==> design.v <==
module sig_16_hw #(parameter K=16,DWIDTH=32,EXPONENT_WIDTH=8, BIAS=8'd127)(input [DWIDTH-1:0] x_in,input clk,start,rst,output reg valid, output [DWIDTH-1:0] y_out);
wire [EXPONENT_WIDTH-1:0] exp_wo_bias,exp_wo_bias_1st;									
wire [K-1:0] c_out;
wire [DWIDTH-1:0] rm_data,rm_pos_1,rm_neg_1;
wire [9:0] cmp_ip,c1_in2,c2_in2,c3_in2,c4_in2,c5_in2,c6_in2,c7_in2,c8_in2,c9_in2,c10_in2,c11_in2,c12_in2,c13_in2,c14_in2,c15_in2,c16_in2;			 
wire cmp_op;
reg x_gre_3,x_neg_pos,x_sp_case,x_sp_case_2nd;
reg x_neg_pos_1st,x_neg_pos_2nd;
reg x_gre_3_2nd;
reg ip_adder_ready;
wire x_gre_3_1st;
wire [$clog2(K)-1:0] pe_addr;
wire [1:0] sp_addr;
wire sp_case;
wire [DWIDTH-1:0] sp_data,rm_neg_calculate_data,rm_neg_data;
wire [EXPONENT_WIDTH+4:0] cmp_ip_1st;
wire [DWIDTH-1:0] rm_neg_05,rm_pos_05;
wire valid_sub_1st,valid_sub_2nd;
reg start_ip;
reg [DWIDTH-1:0] x;
parameter IDLE_WAIT=3'd0,START=3'd1,ADD_WAIT=3'd2,WAIT_1=3'd3,WAIT_2=3'd4,DONE=3'd5;
reg [2:0] present_state, next_state;
wire adder_rst;
assign exp_wo_bias_1st= (x[DWIDTH-2:DWIDTH-EXPONENT_WIDTH-1] - BIAS);							 
assign exp_wo_bias= exp_wo_bias_1st[EXPONENT_WIDTH-1]?(~(exp_wo_bias_1st)+1'b1):(exp_wo_bias_1st);		
assign cmp_ip_1st= exp_wo_bias_1st[EXPONENT_WIDTH-1]?({3'b000,{1'b1,x[DWIDTH-EXPONENT_WIDTH-2:DWIDTH-EXPONENT_WIDTH-11]}>>exp_wo_bias}):(({3'b001,x[DWIDTH-EXPONENT_WIDTH-2:DWIDTH-EXPONENT_WIDTH-11]})<<exp_wo_bias);																																																												  
assign cmp_ip = cmp_ip_1st[EXPONENT_WIDTH+4:3];
assign rm_pos_1=32'b00111111100000000000000000000000;
assign rm_neg_1=32'b00000000000000000000000000000000;
assign rm_neg_05=32'b10111111000000000000000000000000;  
assign rm_pos_05=32'b00111111000000000000000000000000;  
assign y_out=(valid)?(x_sp_case)?sp_data:(x_neg_pos)?(~x_gre_3)?rm_neg_data:rm_neg_1:(~x_gre_3)?rm_data:rm_pos_1:32'h00000000;	 
assign c1_in2 = 10'b0000100101;		 
assign c2_in2 = 10'b0001001010;		 
assign c3_in2 = 10'b0001110000;		 
assign c4_in2 = 10'b0010010101;		 
assign c5_in2 = 10'b0010111011;		 
assign c6_in2 = 10'b0011100000;		 
assign c7_in2 = 10'b0100000110;		 
assign c8_in2 = 10'b0100101011;		 
assign c9_in2 = 10'b0101010001;		 
assign c10_in2 = 10'b0101110111;	 
assign c11_in2 = 10'b0110011110;	 
assign c12_in2 = 10'b0111000101;	 
assign c13_in2 = 10'b0111101101;	 
assign c14_in2 = 10'b1000010111;	 
assign c15_in2 = 10'b1001000110;	 
assign c16_in2 = 10'b1010000000;	 
single_float_adder #(.DWIDTH(DWIDTH),.EXPONENT_WIDTH(EXPONENT_WIDTH),.BIAS(BIAS)) subtractor_neg_1st(.a(rm_data[DWIDTH-1:0]),.b(rm_neg_05),.clk(clk),.rst(adder_rst),.ip_ready(ip_adder_ready),.sum(rm_neg_calculate_data),.valid(valid_sub_1st));
single_float_adder #(.DWIDTH(DWIDTH),.EXPONENT_WIDTH(EXPONENT_WIDTH),.BIAS(BIAS)) subtractor_neg_2nd(.a(rm_pos_05),.b({1'b1,rm_neg_calculate_data[DWIDTH-2:0]}),.clk(clk),.rst(adder_rst),.ip_ready(valid_sub_1st),.sum(rm_neg_data),.valid(valid_sub_2nd));
special_cases #(.DWIDTH(DWIDTH),.EXPONENT_WIDTH(EXPONENT_WIDTH),.K_CLUSTER(K)) sp (.sp_case_in(x),.exp_wo_bias_1st(exp_wo_bias_1st),.exp_wo_bias(exp_wo_bias),.sp_case_clk(clk),.sp_case(sp_case),.sp_case_addr(sp_addr),.x_gre_3(x_gre_3_1st));
comparator #(.CWIDTH(10)) c1 (.c_in1(cmp_ip),.c_in2(c1_in2),.c_clk(clk),.c_rst(rst),.c_out(c_out[0]));
comparator #(.CWIDTH(10)) c2 (.c_in1(cmp_ip),.c_in2(c2_in2),.c_clk(clk),.c_rst(rst),.c_out(c_out[1]));		 
comparator #(.CWIDTH(10)) c3 (.c_in1(cmp_ip),.c_in2(c3_in2),.c_clk(clk),.c_rst(rst),.c_out(c_out[2]));
comparator #(.CWIDTH(10)) c4 (.c_in1(cmp_ip),.c_in2(c4_in2),.c_clk(clk),.c_rst(rst),.c_out(c_out[3]));
comparator #(.CWIDTH(10)) c5 (.c_in1(cmp_ip),.c_in2(c5_in2),.c_clk(clk),.c_rst(rst),.c_out(c_out[4]));
comparator #(.CWIDTH(10)) c6 (.c_in1(cmp_ip),.c_in2(c6_in2),.c_clk(clk),.c_rst(rst),.c_out(c_out[5]));
comparator #(.CWIDTH(10)) c7 (.c_in1(cmp_ip),.c_in2(c7_in2),.c_clk(clk),.c_rst(rst),.c_out(c_out[6]));
comparator #(.CWIDTH(10)) c8 (.c_in1(cmp_ip),.c_in2(c8_in2),.c_clk(clk),.c_rst(rst),.c_out(c_out[7]));
comparator #(.CWIDTH(10)) c9 (.c_in1(cmp_ip),.c_in2(c9_in2),.c_clk(clk),.c_rst(rst),.c_out(c_out[8]));
comparator #(.CWIDTH(10)) c10 (.c_in1(cmp_ip),.c_in2(c10_in2),.c_clk(clk),.c_rst(rst),.c_out(c_out[9]));
comparator #(.CWIDTH(10)) c11 (.c_in1(cmp_ip),.c_in2(c11_in2),.c_clk(clk),.c_rst(rst),.c_out(c_out[10]));
comparator #(.CWIDTH(10)) c12 (.c_in1(cmp_ip),.c_in2(c12_in2),.c_clk(clk),.c_rst(rst),.c_out(c_out[11]));
comparator #(.CWIDTH(10)) c13 (.c_in1(cmp_ip),.c_in2(c13_in2),.c_clk(clk),.c_rst(rst),.c_out(c_out[12]));
comparator #(.CWIDTH(10)) c14 (.c_in1(cmp_ip),.c_in2(c14_in2),.c_clk(clk),.c_rst(rst),.c_out(c_out[13]));
comparator #(.CWIDTH(10)) c15 (.c_in1(cmp_ip),.c_in2(c15_in2),.c_clk(clk),.c_rst(rst),.c_out(c_out[14]));
comparator #(.CWIDTH(10)) c16 (.c_in1(cmp_ip),.c_in2(c16_in2),.c_clk(clk),.c_rst(rst),.c_out(c_out[15]));
priority_encoder #(.K_CLUSTER(K)) pe (.pe_in(c_out),.pe_out(pe_addr));		 
mem_rom_data #(.K_CLUSTER(K),.DWIDTH(DWIDTH)) rm (.rm_addr(pe_addr),.rm_clk(clk),.rm_rst(rst),.rm_data(rm_data));		 
mem_rom_sp_case #(.K_CLUSTER(K),.DWIDTH(DWIDTH)) mrsp (.sp_addr(sp_addr),.sp_clk(clk),.sp_case(sp_case),.sp_data(sp_data));
always@(posedge clk)
begin
if(rst)
	begin start_ip<=1'b0;  end
else
	begin  start_ip<=start;
	if(start)
		x<=x_in;
	end
end
always @(posedge clk)
begin
if(rst)
	begin x_neg_pos_1st<=1'b0; end
else
	begin  x_neg_pos_1st<=x[31]; end
end
always @(posedge clk)
begin
if(rst)
	begin  x_neg_pos_2nd<=1'b0;  x_sp_case_2nd<=1'b0; x_gre_3_2nd<=1'b0; end
else
	begin  x_neg_pos_2nd<=x_neg_pos_1st;  x_sp_case_2nd<=sp_case; x_gre_3_2nd<=x_gre_3_1st;  end
end
always @(posedge clk)
begin
if(rst)
	begin x_neg_pos<=1'b0;  x_sp_case<=1'b0; x_gre_3<=1'b0; end
else
	begin x_neg_pos<=x_neg_pos_2nd; x_sp_case<=x_sp_case_2nd; x_gre_3<=x_gre_3_2nd;end
end
always@(*)
begin
if(rst)
	ip_adder_ready=1'b0;
else
	ip_adder_ready=(present_state==START && start_ip)?(x_sp_case)?0:(x_neg_pos)?(~x_gre_3)?1:0:0:0 ;
end
always @(posedge clk)
begin
if(rst)
	present_state<=0;
else
	present_state<=next_state;
end
assign adder_rst = rst | (present_state==IDLE_WAIT);	 
always @(*)
begin
	case(present_state)
	IDLE_WAIT:begin if(start_ip) begin valid=0; next_state=WAIT_1; end
					else begin valid=0; next_state=IDLE_WAIT; end
			end
	WAIT_1:begin if(!start_ip) begin valid=0; next_state=IDLE_WAIT; end
				else begin valid=0; next_state=WAIT_2; end
		end
	WAIT_2:begin if(!start_ip) begin valid=0; next_state=IDLE_WAIT; end
				else begin valid=0; next_state=START; end
		end
	START:begin if(!start_ip) begin valid=0; next_state=IDLE_WAIT; end
				else if(x_sp_case) begin valid=1; next_state=DONE; end
				else if(x_gre_3) begin valid=1; next_state=DONE; end
				else if(!x_neg_pos) begin valid=1; next_state=DONE; end
				else begin valid=0; next_state=ADD_WAIT; end
		end
	ADD_WAIT:begin if(!start_ip) begin valid=0; next_state=IDLE_WAIT; end
			else if(valid_sub_2nd)begin valid=1; next_state=DONE; end
			else begin valid=0; next_state=ADD_WAIT; end
		end
	DONE:begin if(!start_ip) begin valid=0; next_state=IDLE_WAIT; end
			else begin valid=0; next_state=DONE; end
		end
	default:begin valid=0; next_state=IDLE_WAIT; end
	endcase
end
endmodule
module comparator #(parameter CWIDTH=6)(input [CWIDTH-1:0] c_in1,c_in2, input c_clk,c_rst, output reg c_out);
always @ (posedge c_clk)
begin
if(c_rst)
	c_out <= 0;
else if(c_in1<c_in2)						 
	c_out <= 1;
else
	c_out <= 0;
end
endmodule
module priority_encoder #(parameter K_CLUSTER=4)(input [K_CLUSTER-1:0] pe_in, output reg [$clog2(K_CLUSTER)-1:0] pe_out);
always@(*)
begin
casex(pe_in)
	16'bxxxxxxxxxxxxxxx1: pe_out=4'b0000;
	16'bxxxxxxxxxxxxxx10: pe_out=4'b0001;					 
	16'bxxxxxxxxxxxxx100: pe_out=4'b0010;
	16'bxxxxxxxxxxxx1000: pe_out=4'b0011;
	16'bxxxxxxxxxxx10000: pe_out=4'b0100;	
	16'bxxxxxxxxxx100000: pe_out=4'b0101;
	16'bxxxxxxxxx1000000: pe_out=4'b0110;
	16'bxxxxxxxx10000000: pe_out=4'b0111;
	16'bxxxxxxx100000000: pe_out=4'b1000;
	16'bxxxxxx1000000000: pe_out=4'b1001;
	16'bxxxxx10000000000: pe_out=4'b1010;
	16'bxxxx100000000000: pe_out=4'b1011;
	16'bxxx1000000000000: pe_out=4'b1100;
	16'bxx10000000000000: pe_out=4'b1101;
	16'bx100000000000000: pe_out=4'b1110;
	16'b1000000000000000: pe_out=4'b1111;
	default: pe_out=4'b1111;
endcase
end
endmodule
module mem_rom_data #(parameter K_CLUSTER=4,DWIDTH=32)(input [$clog2(K_CLUSTER)-1:0] rm_addr, input rm_clk, rm_rst, output reg [DWIDTH-1:0] rm_data);
	always @(posedge rm_clk)
	begin
	if(rm_rst)
		rm_data <= 0;
	else
		case(rm_addr)
			4'b0000: rm_data<=32'b00111111000010010101010010101110;	 
			4'b0001: rm_data<=32'b00111111000110111001100100011001;	 
			4'b0010: rm_data<=32'b00111111001011001100000001001101;	 
			4'b0011: rm_data<=32'b00111111001111000011111000101001;	 
			4'b0100: rm_data<=32'b00111111010010011100000101100000;	 
			4'b0101: rm_data<=32'b00111111010101010011000101000100;	 
			4'b0110: rm_data<=32'b00111111010111101010000111110000;	 
			4'b0111: rm_data<=32'b00111111011001100100001111001001;	 
			4'b1000: rm_data<=32'b00111111011011000101010010111110;  
			4'b1001: rm_data<=32'b00111111011100010001011000000000;  
			4'b1010: rm_data<=32'b00111111011101001100010101111000;  
			4'b1011: rm_data<=32'b00111111011101111001101100001010;  
			4'b1100: rm_data<=32'b00111111011110011100011110101001;  
			4'b1101: rm_data<=32'b00111111011110110111010100110001;  
			4'b1110: rm_data<=32'b00111111011111001100011010001000;  
			4'b1111: rm_data<=32'b00111111011111011101011101101100;  
		endcase
	end
endmodule
module special_cases #(parameter DWIDTH=32,EXPONENT_WIDTH=8,K_CLUSTER=4)(input [DWIDTH-1:0] sp_case_in,input [EXPONENT_WIDTH-1:0] exp_wo_bias,exp_wo_bias_1st,input sp_case_clk, output reg [1:0] sp_case_addr, output reg sp_case,x_gre_3);
always@(posedge sp_case_clk)
begin
if(sp_case_in[DWIDTH-2:DWIDTH-EXPONENT_WIDTH-1]==0 && sp_case_in[DWIDTH-EXPONENT_WIDTH-2:0]==0)
	begin
	x_gre_3<=0;
	sp_case<=1; 							 
	sp_case_addr<=2'b00;
	end
else if(sp_case_in[DWIDTH-2:DWIDTH-EXPONENT_WIDTH-1]==255 && sp_case_in[DWIDTH-EXPONENT_WIDTH-2:0]==0 && sp_case_in[DWIDTH-1]==0)
	begin
	x_gre_3<=0;
	sp_case<=1;							 
	sp_case_addr<=2'b01;
	end
else if(sp_case_in[DWIDTH-2:DWIDTH-EXPONENT_WIDTH-1]==255 && sp_case_in[DWIDTH-EXPONENT_WIDTH-2:0]==0 && sp_case_in[DWIDTH-1]==1)
	begin
	x_gre_3<=0;
	sp_case<=1;							 
	sp_case_addr<=2'b10;
	end
else if(sp_case_in[DWIDTH-2:DWIDTH-EXPONENT_WIDTH-1]==0 && sp_case_in[DWIDTH-EXPONENT_WIDTH-2:0]!=0)	
	begin
	x_gre_3<=0;
	sp_case<=1;							 
	sp_case_addr<=2'b00;
	end
else if(sp_case_in[DWIDTH-2:DWIDTH-EXPONENT_WIDTH-1]==255 && sp_case_in[DWIDTH-EXPONENT_WIDTH-2:0]!=0)
	begin
	x_gre_3<=0;
	sp_case<=1;							 
	sp_case_addr<=2'b11;
	end	
else if(exp_wo_bias_1st[EXPONENT_WIDTH-1]==1)
	begin
	x_gre_3<=0;
	sp_case<=0;
	sp_case_addr<=2'b00;
	end
else if(exp_wo_bias==2 && sp_case_in[DWIDTH-EXPONENT_WIDTH-2:0]>=2097152  || exp_wo_bias>=3)	 
	begin																	 
	x_gre_3<=1;
	sp_case<=0;
	sp_case_addr<=2'b00;
	end
else 
	begin
	x_gre_3<=0;
	sp_case<=0;
	sp_case_addr<=2'b00;
	end
end
endmodule
module mem_rom_sp_case #(parameter K_CLUSTER=4,DWIDTH=32)(input [1:0] sp_addr, input sp_clk, sp_case, output reg [DWIDTH-1:0] sp_data);
	always @(posedge sp_clk)
	begin
	if(!sp_case)
		sp_data <= 0;						 
	else
		case(sp_addr)
			2'b00: sp_data<=32'b00111111000000000000000000000000;				 
			2'b01: sp_data<=32'b00111111100000000000000000000000;				 
			2'b10: sp_data<=32'b00000000000000000000000000000000;				 
			2'b11: sp_data<=32'h7fc00000;				 
		endcase
	end
endmodule
module single_float_adder #(parameter DWIDTH=32,EXPONENT_WIDTH=8,BIAS=8'd127)(input [DWIDTH-1:0]a,b,input ip_ready,rst,clk,output reg valid, output [DWIDTH-1:0]sum);
reg a_sign,b_sign;
reg [EXPONENT_WIDTH-1:0] a_exp,b_exp;
reg [DWIDTH-EXPONENT_WIDTH-1:0] a_mantissa,b_mantissa;	 
reg [EXPONENT_WIDTH:0] sub_exp;
reg [EXPONENT_WIDTH-1:0] abs_diff;
reg [DWIDTH-EXPONENT_WIDTH:0] sum_mantissa_add_sub;					
reg [DWIDTH-EXPONENT_WIDTH-1:0] a_mantissa_shift,b_mantissa_shift;	 
reg final_sign,next_sign;															
reg [EXPONENT_WIDTH-1:0] final_exp,next_exp;
reg [DWIDTH-EXPONENT_WIDTH:0] final_mantissa,next_mantissa;
reg valid_sig;
reg [1:0] PS,NS;
parameter IDLE=2'b00;
parameter ADD=2'b01;
parameter NORMALIZE=2'b10;
wire sub_borrow,sum_carry;
assign sum= {final_sign,final_exp,final_mantissa[22:0]};
assign sub_borrow = sum_mantissa_add_sub[24] & (a_sign ^ b_sign);	 
assign sum_carry = final_mantissa[24] & !(a_sign^b_sign);
always@(posedge clk)
begin
	if(PS==IDLE)
		begin
		a_sign<=a[DWIDTH-1];
		b_sign<=b[DWIDTH-1];
		a_exp<=a[DWIDTH-2:DWIDTH-EXPONENT_WIDTH-1];			 
		b_exp<=b[DWIDTH-2:DWIDTH-EXPONENT_WIDTH-1];
		a_mantissa<={1'b1,a[DWIDTH-EXPONENT_WIDTH-2:0]};
		b_mantissa<={1'b1,b[DWIDTH-EXPONENT_WIDTH-2:0]};
		end
end
always@(posedge clk)
begin
	if(rst)
		begin
			final_exp<=0;
			final_sign<=0;
			final_mantissa<=0;
			valid<=0;
			PS<= 0;
		end
	else
		begin
			PS<=NS;
			final_exp<= next_exp;
			final_sign <= next_sign;
			final_mantissa<= next_mantissa;
			valid <= valid_sig;
		end
end
always @(*)
begin
sub_exp=0;
abs_diff=0;
a_mantissa_shift=0;
b_mantissa_shift=0;
next_exp=0;
sum_mantissa_add_sub=0;
next_mantissa=0;
next_sign=0;
valid_sig=0;
NS=IDLE;
case(PS)
IDLE:begin
		valid_sig=0;
		NS=(ip_ready)?ADD:IDLE;
	end
ADD:begin
		sub_exp =  a_exp-b_exp;				 
		abs_diff = sub_exp[EXPONENT_WIDTH]?~(sub_exp[EXPONENT_WIDTH-1:0])+1'b1:sub_exp[EXPONENT_WIDTH-1:0];	 
		a_mantissa_shift = sub_exp[EXPONENT_WIDTH]?a_mantissa >> abs_diff: a_mantissa;		 
		b_mantissa_shift = sub_exp[EXPONENT_WIDTH]?b_mantissa : b_mantissa >> abs_diff;
		next_exp = sub_exp[EXPONENT_WIDTH] ? b_exp:a_exp;			 
		sum_mantissa_add_sub=!(a_sign^b_sign)?a_mantissa_shift+b_mantissa_shift:(a_sign)?b_mantissa_shift-a_mantissa_shift:(b_sign)?a_mantissa_shift-b_mantissa_shift:0;  
		next_mantissa=(sub_borrow) ? ~(sum_mantissa_add_sub)+1'b1 : sum_mantissa_add_sub;	 
		next_sign = ((a_sign & b_sign) || sub_borrow);	 
		valid_sig=0;
		NS=NORMALIZE;
	end
NORMALIZE:begin
			next_exp= final_mantissa[23]? final_exp:(sum_carry)? final_exp+1'b1:final_exp-1'b1;
			next_mantissa=final_mantissa[23]?final_mantissa:(sum_carry)?final_mantissa>>1:final_mantissa<<1;
			valid_sig=final_mantissa[23]?1:0;
			NS = final_mantissa[23]?IDLE:NORMALIZE;
		end
default:begin
		valid_sig=0;
		NS=IDLE;
	end
endcase
end
endmodule
==> run.sh <==
#!/bin/bash
# the make line also repeats each setting of config.mk as NAME=value (left out here)
make -C /OpenROAD-flow-scripts/flow DESIGN_CONFIG=/design/flow/config.mk WORK_HOME=/design/flow/orfs CLKGATE_MAP_FILE= finish
==> config.mk <==
export PLATFORM = sky130hd
export DESIGN_NAME = sig_16_hw
export DESIGN_NICKNAME = sig_16_hw
export VERILOG_FILES = /design/flow/design.v
export SDC_FILE = /design/flow/constraint.sdc
export NUM_CORES = 4
export LEC_CHECK = 0
export CAP_MARGIN = 20
export CORE_MARGIN = 2
export CORE_UTILIZATION = 66
export SETUP_SLACK_MARGIN = 1.87
export SLEW_MARGIN = 20
==> constraint.sdc <==
create_clock -name core_clock -period 7.38 [get_ports {clk}]
set_input_delay 1.4760 -clock core_clock [delete_from_list [all_inputs] [get_ports {clk}]]
set_output_delay 1.4760 -clock core_clock [all_outputs]
set_load 0.01 [all_outputs]
==> results of run 1 <==
## per-layer routing
metal  track usage [%]  wire, um  vias to the layer above
li1                  -         -                     7091
met1              48.3     19100                     7585
met2              68.5     25800                     1404
met3              6.25      6770                      428
met4              25.6      4890                        2
met5                 0        11                        -
## timing repair
item / in CTS / in global routing
setup buffers: 28 / 47
gates cloned: 4 / 1
pin swaps: 35 / 73
hold buffers: 0 / 0
resized: 94 / 104
endpoints found under the setup margin: 24 / 24
## layout make-up
type,count,area [um2]
sequential,220,5280
clock buffer,31,667
tap,313,392
timing repair buffer,163,1530
multi-input combinational,1478,10400
clock inverter,11,176
inverter,54,208
fill,1354,4090
antenna,5,12.5
## through the flow
step | instance area [um2] | total power [W] | util (%) | setup slack (ns)
floorplan | 15500 | 0.00171 | - | 1.89
global placement | 16200 | 0.00182 | 71.2 | 0.899
detailed placement | 16200 | 0.00183 | 71.2 | 0.774
CTS | 17800 | 0.00309 | 78.2 | 1.62
global route | 18700 | 0.00320 | 82.0 | 0.367
finish | 18700 | 0.00311 | 82.1 | 0.650
==> summary.txt, run 1 <==
Worst Hold Class - reg -> reg
Setup crit end - subtractor_neg_2nd.final_mantissa[22]
Top cells by count - 164 x nor2_1, 147 x nand2_1, 145 x a21oi_1, 135 x o21ai_0, 133 x dfxtp_1
WP data arrival - 7.19 ns
Sw frac - 27.0%
Seq group - 0.00137 W
CTS tree - yes
Ys cells - 1860
DP HPWL - 35700 um
Worst Hold Path Cells - 0
R2r setup slk - 0.65 ns
# DRC - 0
Syn Std Cell Area - 15400 um2
Vias in the first global route - 14865
Number of enable flip-flop cells - 87
Internal Power - 0.00227 W
First-pass DRT Iterations - 12
Average vias per placed instance - 7.26
Final Skew - 0.0323 ns
CTS root buf - clkbuf_16
Final Critical Period - 6.73 ns
Worst hold slack - 0.428 ns
RSZ-0062 raised after global routing - true
Total global routing overflow - 0
Slew HR - 14.2%
Crit-path max FO - 10
Synthesis warning total - 7
P_clk - 0.00128 W
Hold Path End - subtractor_neg_1st.a_mantissa[6]
CP startpoint - subtractor_neg_2nd.b_exp[0]
Top power group - sequential cells
Max-cap violations - 0
Routed WL - 56600 um
Sequential Power Share - 44.2%
Initial antenna violation count - 5
Clk sink count - 220
Setup TNS - 0 ns
Flops out of synthesis - 220
Leak pwr - 6.64 nW
Peak supply drop - 0.199 mV
Cell Rows - 55
TritonCTS Buffers - 23
F_max - 149 MHz
Xor/xnor share of the synthesized area - 4.48%
Final std cells w/o fill - 2275
FF-to-FF End - subtractor_neg_2nd.final_mantissa[22]
DIE HEIGHT - 157 um
Proportion of synthesized area in mux cells - 5.29%
DR iter-0 viols - 2523
First-pass GRT wire length - 78800 um
RD Place Congestion - 0.997
Clock power frac - 41.3%
Buffers plus inverters on the worst setup path - 4
Core ar. - 22800 um2
Vias - 16510
Worst Tran Pin Value - 1.27 ns
Combinational cell fraction of total power - 14.6%
Hold_sp - rm.rm_data[6]
Area grow syn2layout - 21.1%
Yosys cell types - 99
Pwr/cell area - 166 nW/um2
Die ar. - 24600 um2
Worst R2R Start - subtractor_neg_2nd.b_exp[0]
Ports - 68
Status - timing/DRC/antenna clean
Ys flop type - dfxtp_1
FP Util - 67.8%
Final setup fails - 0
Syn avg cell area - 8.30 um2
Top cells by area - dfxtp_1 17%, edfxtp_1 17%, a21oi_1 4.7%
R2r worst-path depth - 24
Synth area leader - dfxtp_1
Clk buf depth - 3
Critical path's slowest cell - xnor2_1
H-tree Lvls - 1
Crit path cell chain - buf_6 -> ha_4 -> nand3_4 -> o21a_1 -> buf_8 -> buf_4 -> a21boi_2 -> buf_4 -> nand2_1 -> a21oi_1 -> nand2_1 -> o21ai_1 -> a22oi_1 -> ha_1 -> a21o_1 -> a21oi_1 -> o211ai_1 -> o21ai_2 -> a21oi_2 -> xnor2_1 -> and3b_1 -> a41oi_2 -> xnor2_2 -> o32ai_2
Hold Fails Final Rpt - 0
Ao+oa area frac - 26.5%
Setup CP Type - reg -> reg
Comb group - 0.000453 W
ANT nets after route - 0
Sw Pwr - 0.000839 W
Simple share - 20.9%
Asr flop ratio synth - 0%
Crit. path cell count - 24
Count leader, synth - nor2_1
Yosys chip area - 15400 um2
Drt wl/cell - 24.9 um
Die width - 157 um
Nets - 2026
WP data required - 7.84 ns
Placed Cells - 2148
Clk slew on worst S/H paths - 0.07 ns
Gr usage total - 40.5%
Syn Inst Count - 1860
Max stage delay on crit path - 0.92 ns
Top cell area share - 17.3%
Startpoint types - flop
Slew Viols, Final - 0
CP Capture Type - flop
Clk latency of the worst-skew pair - 0.55 ns
Port buffer count - 67
Main logic family after synthesis - AND-OR/OR-AND gates
CP top delay family - AND-OR/OR-AND gates
Post-synth seq share - 34.2%
Adders+Majority by Area - 4.23%
Fin crit share - 91.2%
Log Warnings - 41
Largest net degree at the start of global routing - 50
==> run 2, diff against run 1 <==
Settings changed: ABC_AREA set to 1, CAP_MARGIN 20 to 0, CELL_PAD_IN_SITES_DETAIL_PLACEMENT set to 2, CELL_PAD_IN_SITES_GLOBAL_PLACEMENT set to 2, CORE_UTILIZATION 66 to 52, CTS_CLUSTER_SIZE set to 61, GPL_ROUTABILITY_DRIVEN set to 0, MAX_ROUTING_LAYER set to met4, MIN_ROUTING_LAYER set to met2, PLACE_DENSITY_LB_ADDON set to 0.24, SETUP_SLACK_MARGIN 1.87 to 0.27, SLEW_MARGIN 20 to 25, TNS_END_PERCENT set to 20.
Clock period 7.38 ns to 10.0 ns, I/O delays scaled along.
==> summary.txt, run 2 <==
Ys flop type - dfxtp_1
Ao+oa area frac - 12.3%
Syn Inst Count - 2297
Flops out of synthesis - 220
Asr flop ratio synth - 0%
Syn Std Cell Area - 15500 um2
Status - aborted with a tool error
Adders+Majority by Area - 4.21%
Proportion of synthesized area in mux cells - 0%
Count leader, synth - nand2_1
DIE HEIGHT - 177 um
Yosys chip area - 15500 um2
Synth area leader - dfxtp_1
Syn avg cell area - 6.75 um2
Post-synth seq share - 34.0%
FP Util - 52.6%
Xor/xnor share of the synthesized area - 2.98%
Top cell area share - 17.2%
Top cells by area - dfxtp_1 17%, edfxtp_1 17%, nand2_1 15%
Top cells by count - 600 x nand2_1, 274 x nor2_1, 263 x nand3_1, 197 x inv_1, 133 x dfxtp_1
Main logic family after synthesis - simple AND/OR/NAND/NOR gates
Log Error - [ERROR FLW-0024] Place density exceeds 1.0 (current PLACE_DENSITY_LB_ADDON =  0.24). Please check if the value of  PLACE_DENSITY_LB_ADDON is between 0 and 0.99.
Failing step - global placement without I/O (3_1_place_gp_skip_io)
Die ar. - 31200 um2
Synthesis warning total - 7
Number of enable flip-flop cells - 87
Simple share - 38.0%
Cell Rows - 63
Ys cells - 2297
Core ar. - 29500 um2
Yosys cell types - 61
Die width - 177 um
==> run 3, diff against run 2 <==
Settings changed: CAP_MARGIN 0 to 20, CELL_PAD_IN_SITES_DETAIL_PLACEMENT 2 to unset, CELL_PAD_IN_SITES_GLOBAL_PLACEMENT 2 to unset, CORE_UTILIZATION 52 to 40, CTS_CLUSTER_DIAMETER set to 77, CTS_CLUSTER_SIZE 61 to unset, GPL_TIMING_DRIVEN set to 0, MAX_ROUTING_LAYER met4 to unset, MIN_ROUTING_LAYER met2 to unset, PLACE_DENSITY_LB_ADDON 0.24 to 0.17, SETUP_SLACK_MARGIN 0.27 to 2.48, SLEW_MARGIN 25 to 20, TNS_END_PERCENT 20 to unset.
==> summary.txt, run 3 <==
Count leader, synth - nand2_1
Max-cap violations - 0
Area taken by multi-input logic gates - 8970 um2
Syn avg cell area - 6.75 um2
R2r worst-path depth - 41
Vias in the first global route - 14948
Worst Hold Class - reg -> reg
Setup TNS - 0 ns
Synthesis warning total - 7
Peak supply drop - 0.157 mV
Synth area leader - dfxtp_1
Setup CP Type - reg -> reg
CP startpoint - subtractor_neg_2nd.b_exp[0]
Slew HR - 44.8%
DIE HEIGHT - 201 um
Fin crit share - 66.1%
Main logic family after synthesis - simple AND/OR/NAND/NOR gates
Hold bufs inserted after CTS - 0
CTS root buf - clkbuf_16
Gr usage total - 23.0%
Ports - 68
Leak pwr - 7.90 nW
Flops out of synthesis - 220
H-tree Lvls - 1
Final Critical Period - 6.61 ns
Hold Path End - x_gre_3_2nd
Final worst slack - 3.39 ns
Slew Viols, Final - 0
Sequential Power Share - 44.7%
PostCTS Resize Cnt - 0
Top cells by area - dfxtp_1 17%, edfxtp_1 17%, nand2_1 15%
CTS tree - yes
Die width - 201 um
Initial antenna violation count - 0
R2r setup slk - 3.39 ns
Syn Std Cell Area - 15500 um2
RSZ-0062 raised after global routing - false
Seq group - 0.00105 W
Yosys chip area - 15500 um2
Internal Power - 0.00160 W
Clk latency of the worst-skew pair - 0.51 ns
Final setup fails - 0
Buffers plus inverters on the worst setup path - 8
Clock power frac - 34.4%
Startpoint types - flop
Sw Pwr - 0.000737 W
Post-synth seq share - 34.0%
DR iter-0 viols - 1122
Pwr/cell area - 133 nW/um2
Largest net degree at the start of global routing - 34
TritonCTS Buffers - 23
First-pass DRT Iterations - 7
Postcts setup bufs - 0
Asr flop ratio synth - 0%
Placed Cells - 2889
DP HPWL - 37400 um
Area grow syn2layout - 13.6%
Critical path's slowest cell - edfxtp_1
FP Util - 40.3%
Sw frac - 31.5%
Simple share - 38.0%
Worst Tran Pin Value - 0.821 ns
CP Capture Type - flop
Ao+oa area frac - 12.3%
Average vias per placed instance - 5.27
Final Skew - 0.0163 ns
Worst Hold Path Cells - 2
Flop area - 5280 um2
Pre-CTS setup slack - 3.24 ns
WP data required - 10.42 ns
Syn Inst Count - 2297
Setup crit end - subtractor_neg_2nd.final_mantissa[22]
Core ar. - 38500 um2
Vias - 15448
Comb group - 0.000487 W
Nets - 2482
Yosys cell types - 61
Antenna diode count - 0
Clk sink count - 220
CP top delay family - simple AND/OR/NAND/NOR gates
Worst R2R Start - subtractor_neg_2nd.b_exp[0]
Final std cells w/o fill - 2931
First-pass GRT wire length - 76200 um
Adders+Majority by Area - 4.21%
Clk buf depth - 3
Xor/xnor share of the synthesized area - 2.98%
Top cells by count - 600 x nand2_1, 274 x nor2_1, 263 x nand3_1, 197 x inv_1, 133 x dfxtp_1
Ys cells - 2297
Hold Fails Final Rpt - 0
Number of enable flip-flop cells - 87
Top power group - sequential cells
F_max - 151 MHz
P_clk - 0.000804 W
Cell Rows - 72
Crit-path max FO - 10
Drt wl/cell - 15.9 um
CP most frequent cell - nand2_1
Hold_sp - sp.x_gre_3
Top cell area share - 17.2%
Max stage delay on crit path - 0.41 ns
Ys flop type - dfxtp_1
Port buffer count - 67
Status - timing/DRC/antenna clean
Crit. path cell count - 41
# DRC - 0
Die ar. - 40300 um2
Routed WL - 46600 um
Log Warnings - 37
WP data arrival - 7.03 ns
ANT nets after route - 0
Clk slew on worst S/H paths - 0.07 ns
Combinational cell fraction of total power - 20.9%
Proportion of synthesized area in mux cells - 0%
Layout fillers - 4007
FF-to-FF End - subtractor_neg_2nd.final_mantissa[22]
Total global routing overflow - 0
run 3: routing by layer:
| metal | up-vias | part of all wire (%) | track usage [%] | wire length [um] |
|---|---|---|---|---|
| met1 | 7037 | 44 | 29.6 | 20500 |
| met4 | 0 | 3.2 | 7.72 | 1490 |
| met5 | - | 0 | 0 | 0 |
| met3 | 90 | 5.3 | 2.29 | 2480 |
| li1 | 7808 | - | - | - |
| met2 | 513 | 47 | 40.1 | 22100 |
run 3: cell type report:
type                       instances  share of cell area (%)
buffer                            87                    2.39
clock buffer                      24                    3.29
clock inverter                    18                   0.781
inverter                         232                    5.00
multi-input combinational       1764                    50.9
sequential                       220                    30.0
tap                              518                    3.68
timing repair buffer              68                    3.96
run 3: stage by stage:
step	utilization (%)	total power (W)	cell area, um2	hold slack (ns)
4_1_cts	45.7	0.00235	17600	0.406
3_3_place_gp	43.8	0.00154	16800	0.397
3_5_place_dp	43.9	0.00154	16900	0.395
2_1_floorplan	-	0.00141	15500	0.388
6_report	45.8	0.00234	17600	0.404
5_1_grt	45.8	0.00246	17600	0.421
==> run 4, diff against run 3 <==
Settings changed: CORE_UTILIZATION 40 to 72, CTS_CLUSTER_DIAMETER 77 to 399, CTS_CLUSTER_SIZE set to 14, GPL_ROUTABILITY_DRIVEN 0 to unset, GPL_TIMING_DRIVEN 0 to unset, PLACE_DENSITY_LB_ADDON 0.17 to 0.2, SETUP_SLACK_MARGIN 2.48 to -0.27.
Clock period 10.0 ns to 5.36 ns, I/O delays scaled along.
==> summary.txt, run 4 <==
Count leader, synth - nand2_1
SO Faults - setup timing
RSZ-0062 raised after global routing - true
Crit-path max FO - 6
Layout fillers - 1429
CP most frequent cell - nand3_1
Ys cells - 2297
Nets - 2446
Worst Hold Class - reg -> reg
Clk latency of the worst-skew pair - 0.50 ns
Yosys cell types - 61
Syn Inst Count - 2297
Syn avg cell area - 6.75 um2
Worst Tran Pin Value - 1.10 ns
Asr flop ratio synth - 0%
Sequential Power Share - 47.5%
Hold Path End - x_sp_case
Simple share - 38.0%
RD Place Congestion - 1.03
Max stage delay on crit path - 0.59 ns
Crit. path cell count - 38
Yosys chip area - 15500 um2
Top cell area share - 17.2%
Hold Fails Final Rpt - 0
Final setup fails - 13
H-tree Lvls - 1
CP startpoint - subtractor_neg_2nd.b_exp[1]
CTS root buf - clkbuf_16
Ao+oa area frac - 12.3%
Clock power frac - 30.7%
Clk sink count - 220
Syn Std Cell Area - 15500 um2
Xor/xnor share of the synthesized area - 2.98%
Total global routing overflow - 0
Sw Pwr - 0.00130 W
Clk buf depth - 3
Initial antenna violation count - 0
Worst Hold Path Cells - 2
Die ar. - 22700 um2
Area grow syn2layout - 12.1%
R2r setup slk - -0.28 ns
First-pass DRT Iterations - 7
DIE HEIGHT - 151 um
Sw frac - 31.4%
Worst hold slack - 0.417 ns
Setup CP Type - reg -> reg
Ports - 68
R2r worst-path depth - 38
Number of enable flip-flop cells - 87
F_max - 177 MHz
ANT nets after route - 0
Slew Viols, Final - 0
Final Critical Period - 5.64 ns
Status - finished with violations
Leak pwr - 7.92 nW
Hold_sp - x_sp_case_2nd
Startpoint types - flop
Main logic family after synthesis - simple AND/OR/NAND/NOR gates
TritonCTS Buffers - 19
Flops out of synthesis - 220
Peak supply drop - 0.269 mV
WP data arrival - 6.04 ns
DR iter-0 viols - 1741
Max-cap violations - 0
Ys flop type - dfxtp_1
Fin crit share - 105%
Buffers plus inverters on the worst setup path - 6
Gr usage total - 40.2%
Pwr/cell area - 239 nW/um2
Final worst slack - -0.280 ns
FF-to-FF End - subtractor_neg_2nd.final_mantissa[22]
Final core occ - 82.4%
Top power group - sequential cells
P_clk - 0.00128 W
Largest net degree at the start of global routing - 64
DP HPWL - 33300 um
Routed WL - 46700 um
Synthesis warning total - 7
Average vias per placed instance - 6.19
Hold bufs inserted after CTS - 0
Internal Power - 0.00286 W
Slew HR - 26.8%
Adders+Majority by Area - 4.21%
# DRC - 0
Die width - 151 um
WP data required - 5.76 ns
Setup crit end - subtractor_neg_2nd.final_mantissa[22]
Clk slew on worst S/H paths - 0.07 ns
Seq group - 0.00197 W
CP Capture Type - flop
CP top delay family - simple AND/OR/NAND/NOR gates
Post-synth seq share - 34.0%
Cell Rows - 53
Combinational cell fraction of total power - 21.8%
CTS tree - yes
Core ar. - 21100 um2
Final Skew - 0.0153 ns
Top cells by count - 600 x nand2_1, 274 x nor2_1, 263 x nand3_1, 197 x inv_1, 133 x dfxtp_1
Port buffer count - 67
Antenna diode count - 0
Critical path's slowest cell - edfxtp_1
Top cells by area - dfxtp_1 17%, edfxtp_1 17%, nand2_1 15%
Log Warnings - 38
Comb group - 0.000907 W
Vias in the first global route - 15055
Drt wl/cell - 17.7 um
Vias - 16384
First-pass GRT wire length - 72900 um
FP Util - 73.5%
Synth area leader - dfxtp_1
Worst R2R Start - subtractor_neg_2nd.b_exp[1]
Proportion of synthesized area in mux cells - 0%
## run 4: through the flow
step	std cells	instance area (um2)	power [W]	setup TNS (ns)	setup WS, ns
floorplan	2303	15500	0.00263	0	0.0144
global placement	2598	16400	0.00284	0	0.0877
detailed placement	2598	16400	0.00287	-2.87	-0.316
CTS	2630	17000	0.00412	-2.21	-0.243
global route	2645	17400	0.00431	-12.99	-0.799
finish	2645	17400	0.00416	-2.21	-0.280
## run 4: metal layers
layer  GRT usage [%]  routed length [um]  vias to the layer above
li1                -                   -                     7708
met2            68.2               22100                     1048
met1            48.0               17200                     7380
met5               0                   0                        -
met4            23.4                3160                        0
met3            6.85                4270                      248
## run 4: repair_timing
item	CTS	global route
endpoints found under the setup margin	4	24
setup buffers	1	14
cloned	0	1
gates resized	1	53
pin swaps	1	20
## run 4: final cells by class
cell class	instances	area, um2	area share (%)
tap	275	344	1.98
multi-input combinational	1764	9200	52.9
clock inverter	1	8.76	0.0504
timing repair buffer	123	1140	6.55
clock buffer	30	538	3.09
inverter	232	883	5.08
sequential	220	5280	30.3
==> run 5, diff against run 4 <==
Settings changed: ABC_AREA 1 to unset, CAP_MARGIN 20 to 0, CELL_PAD_IN_SITES_DETAIL_PLACEMENT set to 0, CELL_PAD_IN_SITES_GLOBAL_PLACEMENT set to 2, CORE_UTILIZATION 72 to 40, CTS_CLUSTER_DIAMETER 399 to unset, CTS_CLUSTER_SIZE 14 to unset, GPL_ROUTABILITY_DRIVEN set to 0, MAX_ROUTING_LAYER set to met4, MIN_ROUTING_LAYER set to met2, PLACE_DENSITY_LB_ADDON 0.2 to 0.24, SETUP_SLACK_MARGIN -0.27 to 0.27, SLEW_MARGIN 20 to 15.
Clock period 5.36 ns to 10.0 ns, I/O delays scaled along.
==> summary.txt, run 5 <==
Top sig layer - met4
CTS root buf - clkbuf_16
Die ar. - 40200 um2
Syn avg cell area - 8.30 um2
Nets - 1948
Top cell area share - 17.3%
Vias in the first global route - 20562
Worst R2R Start - subtractor_neg_2nd.b_exp[0]
Pwr/cell area - 133 nW/um2
Buffers plus inverters on the worst setup path - 4
Crit-path max FO - 43
Initial antenna violation count - 0
WP data arrival - 7.93 ns
First-pass GRT wire length - 79000 um
Critical path's slowest cell - xor2_1
F_max - 133 MHz
Postcts setup bufs - 0
Ys flop type - dfxtp_1
Crit. path cell count - 24
Sw Pwr - 0.000658 W
Proportion of synthesized area in mux cells - 5.29%
Hold bufs inserted after CTS - 0
Worst Hold Class - reg -> reg
Clock power frac - 40.9%
H-tree Lvls - 1
Met2 WL - 26500 um
Largest net degree at the start of global routing - 50
Setup TNS - 0 ns
Ao+oa area frac - 26.5%
Clk latency of the worst-skew pair - 0.56 ns
Top cells by area - dfxtp_1 17%, edfxtp_1 17%, a21oi_1 4.7%
Total global routing overflow - 0
Hold Path End - subtractor_neg_1st.a_mantissa[20]
CP startpoint - subtractor_neg_2nd.b_exp[0]
Pre-CTS setup slack - 2.89 ns
Hold_sp - rm.rm_data[20]
Number of enable flip-flop cells - 87
Syn Std Cell Area - 15400 um2
Area taken by multi-input logic gates - 9530 um2
Yosys chip area - 15400 um2
Top cells by count - 164 x nor2_1, 147 x nand2_1, 145 x a21oi_1, 135 x o21ai_0, 133 x dfxtp_1
Startpoint types - flop
Cell Rows - 71
Final std cells w/o fill - 2391
Crit path cell chain - buf_4 -> clkinv_1 -> ha_1 -> nor2_1 -> nand2_1 -> nand2_1 -> xor2_1 -> buf_4 -> nor2_1 -> inv_1 -> o22ai_1 -> or2_2 -> and2_1 -> ha_1 -> a21oi_1 -> o21ai_0 -> a21oi_1 -> a311oi_1 -> a311oi_1 -> or2_1 -> nor4_2 -> a21oi_2 -> xnor2_1 -> o21ai_1
WL met1 - 0 um
R2r setup slk - 2.49 ns
Status - timing/DRC/antenna clean
Antenna diode count - 0
ANT nets after route - 0
Leak pwr - 6.01 nW
Flop area - 5280 um2
DIE HEIGHT - 200 um
WP data required - 10.42 ns
Core ar. - 37800 um2
Vias - 20193
Max stage delay on crit path - 0.61 ns
Fin crit share - 75.1%
Routed WL - 52400 um
Syn Inst Count - 1860
Gr usage total - 39.0%
Slew HR - 20.3%
Final Skew - 0.0316 ns
Port buffer count - 67
Ys cells - 1860
# DRC - 0
Simple share - 20.9%
Tot Pwr - 0.00230 W
Asr flop ratio synth - 0%
Sw frac - 28.6%
Synth area leader - dfxtp_1
Layout fillers - 3764
P_clk - 0.000940 W
CTS tree - yes
Xor/xnor share of the synthesized area - 4.48%
FF-to-FF End - subtractor_neg_2nd.final_mantissa[15]
Worst hold slack - 0.425 ns
DP HPWL - 38100 um
Clk sink count - 220
Top power group - sequential cells
First-pass DRT Iterations - 13
Hold Fails Final Rpt - 0
Combinational cell fraction of total power - 14.8%
Setup crit end - subtractor_neg_2nd.final_mantissa[15]
Post-synth seq share - 34.2%
DR iter-0 viols - 4786
Area grow syn2layout - 12.0%
Yosys cell types - 99
Worst Hold Path Cells - 0
Final Critical Period - 7.51 ns
Placed Cells - 2347
Clk buf depth - 3
R2r worst-path depth - 24
PostCTS Resize Cnt - 0
Clk slew on worst S/H paths - 0.07 ns
Count leader, synth - nor2_1
Max-cap violations - 0
Ports - 68
Flops out of synthesis - 220
Sequential Power Share - 44.3%
Setup CP Type - reg -> reg
Final worst slack - 2.49 ns
Seq group - 0.00102 W
Synthesis warning total - 7
FP Util - 40.8%
CP Capture Type - flop
TritonCTS Buffers - 24
Main logic family after synthesis - AND-OR/OR-AND gates
Drt wl/cell - 21.9 um
Slew Viols, Final - 0
Final setup fails - 0
Adders+Majority by Area - 4.23%
CP top delay family - simple AND/OR/NAND/NOR gates
Comb group - 0.000340 W
Peak supply drop - 0.139 mV
Routed met3 length - 20200 um
Log Warnings - 37
Internal Power - 0.00164 W
RSZ-0062 raised after global routing - false
Die width - 200 um
Worst Tran Pin Value - 1.19 ns
Average vias per placed instance - 8.45
run 5: per-layer routing:
layer | vias to the layer above | GRT usage (%)
li1 | 6873 | -
met1 | 6883 | -
met2 | 5693 | 48.2
met3 | 744 | 46.5
met4 | 0 | 7.25
met5 | - | -
run 5: per-stage QoR:
| stage | util [%] | cell area, um2 |
|---|---|---|
| finish | 45.7 | 17300 |
| global route | 45.7 | 17300 |
| CTS | 45.7 | 17300 |
| detailed placement | 43.5 | 16500 |
| global placement | 43.5 | 16500 |
| floorplan | - | 15500 |
run 5: layout make-up:
cell class / count / area share [%]
Multi-Input combinational cell: 1476 / 55.1
Sequential cell: 220 / 30.5
Timing Repair Buffer: 86 / 4.71
Tap cell: 511 / 3.70
Clock buffer: 28 / 3.62
Clock inverter: 16 / 1.17
Inverter: 54 / 1.17
==> run 6, diff against run 5 <==
Settings changed: ABC_AREA set to 1, CAP_MARGIN 0 to 20, CELL_PAD_IN_SITES_DETAIL_PLACEMENT 0 to unset, CELL_PAD_IN_SITES_GLOBAL_PLACEMENT 2 to unset, CORE_UTILIZATION 40 to 70, GPL_ROUTABILITY_DRIVEN 0 to unset, MAX_ROUTING_LAYER met4 to unset, MIN_ROUTING_LAYER met2 to unset, PLACE_DENSITY set to 0.6, PLACE_DENSITY_LB_ADDON 0.24 to unset, SETUP_SLACK_MARGIN 0.27 to unset, SLEW_MARGIN 15 to 20.
Clock period 10.0 ns to 4.68 ns, I/O delays scaled along.
==> summary.txt, run 6 <==
Total global routing overflow - 16
Adders+Majority by Area - 4.21%
Simple share - 38.0%
Log Error - [ERROR GRT-0232] Routing congestion too high. Check the congestion heatmap in the GUI.
Gr usage total - 74.3%
Asr flop ratio synth - 0%
Core ar. - 21800 um2
DIE HEIGHT - 153 um
Syn avg cell area - 6.75 um2
Hold bufs inserted after CTS - 0
Synth area leader - dfxtp_1
DP HPWL - 35600 um
Main logic family after synthesis - simple AND/OR/NAND/NOR gates
Ao+oa area frac - 12.3%
Top cells by area - dfxtp_1 17%, edfxtp_1 17%, nand2_1 15%
Syn Inst Count - 2297
Ys flop type - dfxtp_1
Die ar. - 23400 um2
DP Area - 17500 um2
Clk sink count - 220
Top cells by count - 600 x nand2_1, 274 x nor2_1, 263 x nand3_1, 197 x inv_1, 133 x dfxtp_1
Xor/xnor share of the synthesized area - 2.98%
Ports - 68
Cell Rows - 54
Synthesis warning total - 7
RD Place Congestion - 0.992
Post-synth seq share - 34.0%
Ys cells - 2297
Die width - 153 um
Top cell area share - 17.2%
TritonCTS Buffers - 23
Flops out of synthesis - 220
Placed Cells - 2732
Syn Std Cell Area - 15500 um2
FP Util - 71.3%
Status - aborted with a tool error
Clk buf depth - 3
Yosys cell types - 61
Number of enable flip-flop cells - 87
Proportion of synthesized area in mux cells - 0%
H-tree Lvls - 1
Port buffer count - 67
CTS root buf - clkbuf_16
Failing step - global routing (5_1_grt)
Count leader, synth - nand2_1
Yosys chip area - 15500 um2
[run 6: what timing repair did]
item / CTS
cloned: 4
resized: 75
buffers inserted: 16
setup endpoints to repair: 24
pin swaps: 23
[run 6: metal layers]
metal,track usage [%],GRT overflow
met1,72.7,0
met2,89.9,2
met3,64.5,12
met4,70.2,2
met5,31.3,0
[run 6: per-stage QoR]
step           util [%]  power (W)  setup slack [ns]  hold WS [ns]
2_1_floorplan         -    0.00301            -0.180         0.388
3_3_place_gp       80.6    0.00325            -0.262         0.395
3_5_place_dp       80.6    0.00329            -0.597         0.399
4_1_cts            87.2    0.00528            -0.501         0.439
==> run 7, diff against run 6 <==
Settings changed: ABC_AREA 1 to unset, CORE_UTILIZATION 70 to 59, PLACE_DENSITY 0.6 to unset.
Clock period 4.68 ns to 5.05 ns, I/O delays scaled along.
==> summary.txt, run 7 <==
Cell Rows - 59
Internal Power - 0.00323 W
First-pass GRT wire length - 78000 um
Top power group - sequential cells
Initial antenna violation count - 1
Hold Path End - subtractor_neg_1st.a_mantissa[3]
Ports - 68
Setup CP Type - reg -> reg
WP data required - 5.44 ns
Main logic family after synthesis - AND-OR/OR-AND gates
Area taken by multi-input logic gates - 9930 um2
Die ar. - 27500 um2
Critical path's slowest cell - edfxtp_1
Clock power frac - 39.9%
Max-cap violations - 0
CTS root buf - clkbuf_16
R2r worst-path depth - 24
Final Skew - 0.0313 ns
F_max - 178 MHz
WP data arrival - 6.00 ns
Die width - 166 um
Nets - 2158
Final std cells w/o fill - 2425
Log Warnings - 42
Area grow syn2layout - 23.6%
Clk slew on worst S/H paths - 0.06 ns
Gr usage total - 34.9%
Final setup fails - 24
Startpoint types - flop
R2r setup slk - -0.56 ns
CP Capture Type - flop
Max stage delay on crit path - 0.46 ns
Crit path cell chain - ha_2 -> nor2b_4 -> or3_4 -> a211o_1 -> o31a_1 -> o21ai_4 -> and3_4 -> a22o_1 -> a2bb2oi_2 -> o21ai_2 -> a22o_1 -> ha_2 -> inv_2 -> fa_2 -> a21o_1 -> a221o_1 -> a21oi_2 -> o211ai_1 -> a211o_1 -> a211oi_4 -> nand4_1 -> o41ai_2 -> xnor2_1 -> o22ai_1
Seq group - 0.00201 W
RD Place Congestion - 0.981
First-pass DRT Iterations - 5
Pre-CTS setup slack - -0.575 ns
Clk buf depth - 3
Combinational cell fraction of total power - 14.7%
Fin crit share - 111%
# DRC - 0
Leak pwr - 7.14 nW
Tot Pwr - 0.00442 W
Sw frac - 27.0%
Syn Inst Count - 1860
Crit. path cell count - 24
Ao+oa area frac - 26.5%
Routed WL - 50200 um
Total global routing overflow - 0
Global routing usage on met2 - 60.0%
Worst Hold Path Cells - 0
Hold bufs inserted after CTS - 0
DP HPWL - 37600 um
Ys cells - 1860
FP Util - 59.7%
Ys flop type - dfxtp_1
ANT nets after route - 0
DR iter-0 viols - 1550
Layout fillers - 1941
Count leader, synth - nor2_1
Flops out of synthesis - 220
CP top delay family - AND-OR/OR-AND gates
P_clk - 0.00177 W
Core ar. - 25800 um2
Pwr/cell area - 232 nW/um2
Status - finished with violations
Sequential Power Share - 45.4%
Top cells by count - 164 x nor2_1, 147 x nand2_1, 145 x a21oi_1, 135 x o21ai_0, 133 x dfxtp_1
Clk sink count - 220
Slew Viols, Final - 0
Peak supply drop - 0.327 mV
Worst Tran Pin Value - 1.11 ns
GR Util met1 - 42.6%
Antenna diode count - 0
H-tree Lvls - 1
DIE HEIGHT - 166 um
Largest net degree at the start of global routing - 42
Sw Pwr - 0.00119 W
Yosys chip area - 15400 um2
Slew HR - 25.5%
Syn Std Cell Area - 15400 um2
GR peak layer - met2
Clk latency of the worst-skew pair - 0.54 ns
Simple share - 20.9%
Worst hold slack - 0.426 ns
Worst R2R Start - subtractor_neg_2nd.b_exp[1]
Vias - 15768
Synth area leader - dfxtp_1
Drt wl/cell - 20.7 um
Number of enable flip-flop cells - 87
Crit-path max FO - 4
CTS tree - yes
Grt met3 use - 4.96%
Proportion of synthesized area in mux cells - 5.29%
SO Faults - setup timing
Yosys cell types - 99
Port buffer count - 67
TritonCTS Buffers - 24
Flop area - 5280 um2
Setup TNS - -10.57 ns
Comb group - 0.000650 W
Synthesis warning total - 7
Average vias per placed instance - 6.50
Worst Hold Class - reg -> reg
RSZ-0062 raised after global routing - true
Buffers plus inverters on the worst setup path - 1
Final worst slack - -0.561 ns
Post-synth seq share - 34.2%
Placed Cells - 2367
CP startpoint - subtractor_neg_2nd.b_exp[1]
Setup crit end - subtractor_neg_2nd.final_mantissa[23]
Hold_sp - rm.rm_data[3]
Hold Fails Final Rpt - 0
FF-to-FF End - subtractor_neg_2nd.final_mantissa[23]
Final Critical Period - 5.61 ns
Xor/xnor share of the synthesized area - 4.48%
Top cell area share - 17.3%
Top cells by area - dfxtp_1 17%, edfxtp_1 17%, a21oi_1 4.7%
Adders+Majority by Area - 4.23%
Syn avg cell area - 8.30 um2
Vias in the first global route - 15129
Asr flop ratio synth - 0%
[run 7: routing by layer]
layer	vias to the layer above	wire, um
met3	173	3630
met4	2	2850
met1	7529	19200
met2	724	24500
met5	-	13
li1	7340	-
[run 7: cell type report]
type	count	area share, %
Multi-Input combinational cell	1476	52.0
Sequential cell	220	27.7
Timing Repair Buffer	296	12.8
Clock buffer	33	3.71
Tap cell	335	2.20
Inverter	54	1.06
Clock inverter	11	0.584
[run 7: what timing repair did]
item / CTS / global route
buffers inserted: 10 / 3
endpoints found under the setup margin: 24 / 24
resized: 35 / 24
cloned: 1 / 0
pin swaps: 29 / 12
[run 7: metrics by stage]
stage               cell area (um2)  utilization, %
finish                        19100            73.8
global route                  19100            73.8
CTS                           18900            73.3
detailed placement            17900            69.1
global placement              17900            69.1
floorplan                     15600               -
==> run 8, diff against run 7 <==
Settings changed: ABC_AREA set to 1, CORE_UTILIZATION 59 to 70, CTS_CLUSTER_DIAMETER set to 42, CTS_CLUSTER_SIZE set to 23, MAX_ROUTING_LAYER set to met4, PLACE_DENSITY set to 0.6, SETUP_SLACK_MARGIN set to 1.02.
Clock period 5.05 ns to 5.11 ns, I/O delays scaled along.
==> summary.txt, run 8 <==
Status - finished with violations
SO Faults - setup timing
Clk buf depth - 3
Flops out of synthesis - 220
WP data required - 5.60 ns
Yosys chip area - 15500 um2
RD Place Congestion - 1.01
FP Util - 71.3%
Peak supply drop - 0.371 mV
Combinational cell fraction of total power - 20.6%
Hold Fails Final Rpt - 0
Fin crit share - 130%
CP top delay family - simple AND/OR/NAND/NOR gates
Vias in the first global route - 16613
Main logic family after synthesis - simple AND/OR/NAND/NOR gates
ANT nets after route - 0
Hold Path End - x_gre_3_2nd
Setup crit end - subtractor_neg_2nd.final_mantissa[23]
DR iter-0 viols - 4971
Fin area - 19400 um2
Syn Std Cell Area - 15500 um2
Routed WL - 68700 um
Post-synth seq share - 34.0%
Clk slew on worst S/H paths - 0.08 ns
Final worst slack - -1.53 ns
Gr usage total - 44.4%
Clk sink count - 220
Final Skew - 0.0246 ns
Crit-path max FO - 13
Log Warnings - 42
Synthesis warning total - 7
Ao+oa area frac - 12.3%
Nets - 2524
Adders+Majority by Area - 4.21%
DP HPWL - 32900 um
Sequential Power Share - 41.2%
CP startpoint - subtractor_neg_2nd.b_exp[1]
FF-to-FF End - subtractor_neg_2nd.final_mantissa[23]
Worst R2R Start - subtractor_neg_2nd.b_exp[1]
CTS tree - yes
Startpoint types - flop
Slew HR - 2.38%
Seq group - 0.00208 W
Buffers plus inverters on the worst setup path - 6
Synth area leader - dfxtp_1
Area grow syn2layout - 25.1%
Ports - 68
DIE HEIGHT - 153 um
Die ar. - 23400 um2
Port buffer count - 67
Sw frac - 35.9%
DP Area - 16700 um2
Final Critical Period - 6.64 ns
Slew Viols, Final - 0
Number of enable flip-flop cells - 87
First-pass GRT wire length - 82800 um
Max-cap violations - 0
# DRC - 0
R2r setup slk - -1.53 ns
Count leader, synth - nand2_1
CTS root buf - clkbuf_16
Asr flop ratio synth - 0%
Xor/xnor share of the synthesized area - 2.98%
Internal Power - 0.00324 W
Core ar. - 21800 um2
Total global routing overflow - 0
Worst Hold Class - reg -> reg
Syn Inst Count - 2297
Critical path's slowest cell - xor2_1
Pwr/cell area - 261 nW/um2
Largest net degree at the start of global routing - 64
Die width - 153 um
CP Capture Type - flop
RSZ-0062 raised after global routing - true
Final setup fails - 24
Worst Hold Path Cells - 2
Vias - 19827
Top cell area share - 17.2%
Setup CP Type - reg -> reg
Top cells by area - dfxtp_1 17%, edfxtp_1 17%, nand2_1 15%
Hold_sp - sp.x_gre_3
Syn avg cell area - 6.75 um2
Clk latency of the worst-skew pair - 0.59 ns
H-tree Lvls - 1
Yosys cell types - 61
Ys flop type - dfxtp_1
Simple share - 38.0%
Top cells by count - 600 x nand2_1, 274 x nor2_1, 263 x nand3_1, 197 x inv_1, 133 x dfxtp_1
TritonCTS Buffers - 24
Ys cells - 2297
F_max - 151 MHz
Drt wl/cell - 25.0 um
Top power group - sequential cells
Crit. path cell count - 37
Leak pwr - 8.94 nW
Proportion of synthesized area in mux cells - 0%
Sw Pwr - 0.00181 W
WP data arrival - 7.13 ns
Tot Pwr - 0.00505 W
Average vias per placed instance - 7.20
First-pass DRT Iterations - 23
P_clk - 0.00193 W
Cell Rows - 54
Pre-CTS setup slack - -0.183 ns
CP most frequent cell - nand2_1
Clock power frac - 38.1%
Initial antenna violation count - 9
Max stage delay on crit path - 0.87 ns
R2r worst-path depth - 37
Comb group - 0.00104 W
Worst Tran Pin Value - 1.45 ns
run 8: stage by stage:
stage	hold WS, ns	TNS [ns]	utilization (%)	cells
after CTS	0.407	-0.0479	84.5	2697
after floorplan	0.388	0	-	2303
final	0.408	-28.49	89.1	2752
after global routing	0.414	-34.69	89.1	2749
after detailed placement	0.406	-1.32	76.6	2617
after global placement	0.396	0	76.6	2617
run 8: layout make-up:
cell class,instances,area (um2)
antenna,16,40.0
fill,982,2370
sequential,220,5280
clock inverter,18,260
timing repair buffer,195,1950
inverter,232,896
multi-input combinational,1765,10000
clock buffer,26,608
tap,280,350
run 8: layer usage:
layer | global-route usage (%) | wire length (um)
met5 | - | 0
met4 | 29.6 | 9070
met3 | 8.05 | 11500
met2 | 74.1 | 27800
met1 | 48.6 | 20400
run 8: what timing repair did:
action                     CTS  global route
hold buffers                 0             0
gates resized              101           160
pin swaps                   52            50
setup endpoints to repair   56            74
setup buffers               29            38
gates cloned                 7             1
==> run 9, diff against run 8 <==
Settings changed: CORE_UTILIZATION 70 to 68, CTS_CLUSTER_DIAMETER 42 to unset, CTS_CLUSTER_SIZE 23 to unset, MAX_ROUTING_LAYER met4 to unset, PLACE_DENSITY 0.6 to unset, SETUP_SLACK_MARGIN 1.02 to unset.
Clock period 5.11 ns to 4.77 ns, I/O delays scaled along.
==> summary.txt, run 9 <==
Leak pwr - 8.72 nW
R2r setup slk - -0.69 ns
CP startpoint - subtractor_neg_2nd.b_exp[1]
Proportion of synthesized area in mux cells - 0%
Xor/xnor share of the synthesized area - 2.98%
Worst Hold Path Cells - 1
Buffers plus inverters on the worst setup path - 6
Clk sink count - 220
Final core occ - 84.2%
Antenna diode count - 0
Nets - 2579
Number of enable flip-flop cells - 87
Hold_sp - sp.sp_case_addr[1]
Total global routing overflow - 0
Sw Pwr - 0.00157 W
Worst Hold Class - reg -> reg
Port buffer count - 67
Hold bufs inserted after CTS - 0
Seq group - 0.00222 W
Max stage delay on crit path - 0.51 ns
Vias in the first global route - 15887
CTS root buf - clkbuf_16
Initial antenna violation count - 0
Crit. path cell count - 42
# DRC - 0
Ao+oa area frac - 12.3%
Slew HR - 25.4%
Syn Std Cell Area - 15500 um2
H-tree Lvls - 1
Final worst slack - -0.695 ns
CTS tree - yes
First-pass DRT Iterations - 9
Die ar. - 24000 um2
Fin area - 18900 um2
Sequential Power Share - 44.8%
Average vias per placed instance - 6.19
Core ar. - 22500 um2
CP top delay family - simple AND/OR/NAND/NOR gates
Final Critical Period - 5.46 ns
Yosys chip area - 15500 um2
Die width - 155 um
Max-cap violations - 0
Combinational cell fraction of total power - 20.5%
DP HPWL - 35400 um
ANT nets after route - 0
Vias - 17295
Clk slew on worst S/H paths - 0.06 ns
Hold Fails Final Rpt - 0
F_max - 183 MHz
Top cell area share - 17.2%
Clock power frac - 34.7%
Top cells by count - 600 x nand2_1, 274 x nor2_1, 263 x nand3_1, 197 x inv_1, 133 x dfxtp_1
Clk latency of the worst-skew pair - 0.53 ns
R2r worst-path depth - 42
Final Skew - 0.0124 ns
CP most frequent cell - nand2_1
Area grow syn2layout - 22.2%
P_clk - 0.00172 W
Top cells by area - dfxtp_1 17%, edfxtp_1 17%, nand2_1 15%
Setup CP Type - reg -> reg
Internal Power - 0.00339 W
Pwr/cell area - 262 nW/um2
DIE HEIGHT - 155 um
Status - finished with violations
Synthesis warning total - 7
Adders+Majority by Area - 4.21%
Critical path's slowest cell - edfxtp_1
Cell Rows - 55
DP Area - 17500 um2
Setup crit end - subtractor_neg_2nd.final_mantissa[23]
Syn avg cell area - 6.75 um2
WP data required - 5.16 ns
Syn Inst Count - 2297
Count leader, synth - nand2_1
Worst Tran Pin Value - 1.12 ns
Simple share - 38.0%
SO Faults - setup timing
Final setup fails - 24
Drt wl/cell - 18.1 um
RD Place Congestion - 1.04
Ys flop type - dfxtp_1
Hold Path End - mrsp.sp_data[29]
TritonCTS Buffers - 23
Slew Viols, Final - 0
FP Util - 68.9%
Routed WL - 50600 um
Ports - 68
Log Warnings - 43
Ys cells - 2297
Main logic family after synthesis - simple AND/OR/NAND/NOR gates
Pre-CTS setup slack - -0.620 ns
WP data arrival - 5.85 ns
RSZ-0062 raised after global routing - true
DR iter-0 viols - 2018
Gr usage total - 39.0%
CP Capture Type - flop
Yosys cell types - 61
Worst R2R Start - subtractor_neg_2nd.b_exp[1]
Peak supply drop - 0.328 mV
Largest net degree at the start of global routing - 60
Comb group - 0.00102 W
Flops out of synthesis - 220
Layout fillers - 1419
Synth area leader - dfxtp_1
Fin crit share - 115%
First-pass GRT wire length - 76600 um
Asr flop ratio synth - 0%
Post-synth seq share - 34.0%
Sw frac - 31.7%
Clk buf depth - 3
Top power group - sequential cells
Startpoint types - flop
FF-to-FF End - subtractor_neg_2nd.final_mantissa[23]
Crit-path max FO - 7
[run 9: layout make-up]
| cell class | count | area (um2) | area share (%) |
|---|---|---|---|
| repair buffers | 251 | 2180 | 11.5 |
| flip-flops and latches | 220 | 5280 | 27.9 |
| inverters | 232 | 888 | 4.69 |
| clock inverters | 11 | 81.3 | 0.429 |
| well taps | 285 | 357 | 1.88 |
| multi-input cells | 1765 | 9520 | 50.3 |
| clock buffers | 31 | 637 | 3.36 |
[run 9: metrics by stage]
stage	cells	hold WS (ns)	power (W)	setup TNS, ns
floorplan	2303	0.388	0.00295	-0.305
global placement	2728	0.396	0.00319	-1.32
detailed placement	2728	0.406	0.00323	-10.15
CTS	2777	0.414	0.00491	-6.19
global route	2795	0.418	0.00516	-20.71
finish	2795	0.419	0.00496	-12.33
[run 9: timing repair]
| item | in CTS | in global routing |
|---|---|---|
| gates cloned | 3 | 1 |
| pin swaps | 7 | 64 |
| gates resized | 25 | 92 |
| setup endpoints to repair | 24 | 46 |
| buffers inserted | 4 | 18 |
[run 9: per-layer routing]
metal	up-vias	GRT usage, %	share of wire [%]
met1	7867	45.9	35
li1	7984	-	-
met4	0	20.8	7.2
met2	1135	70.3	49
met5	-	0	0
met3	309	3.98	8.9
Power and IR drop assume default switching activity.
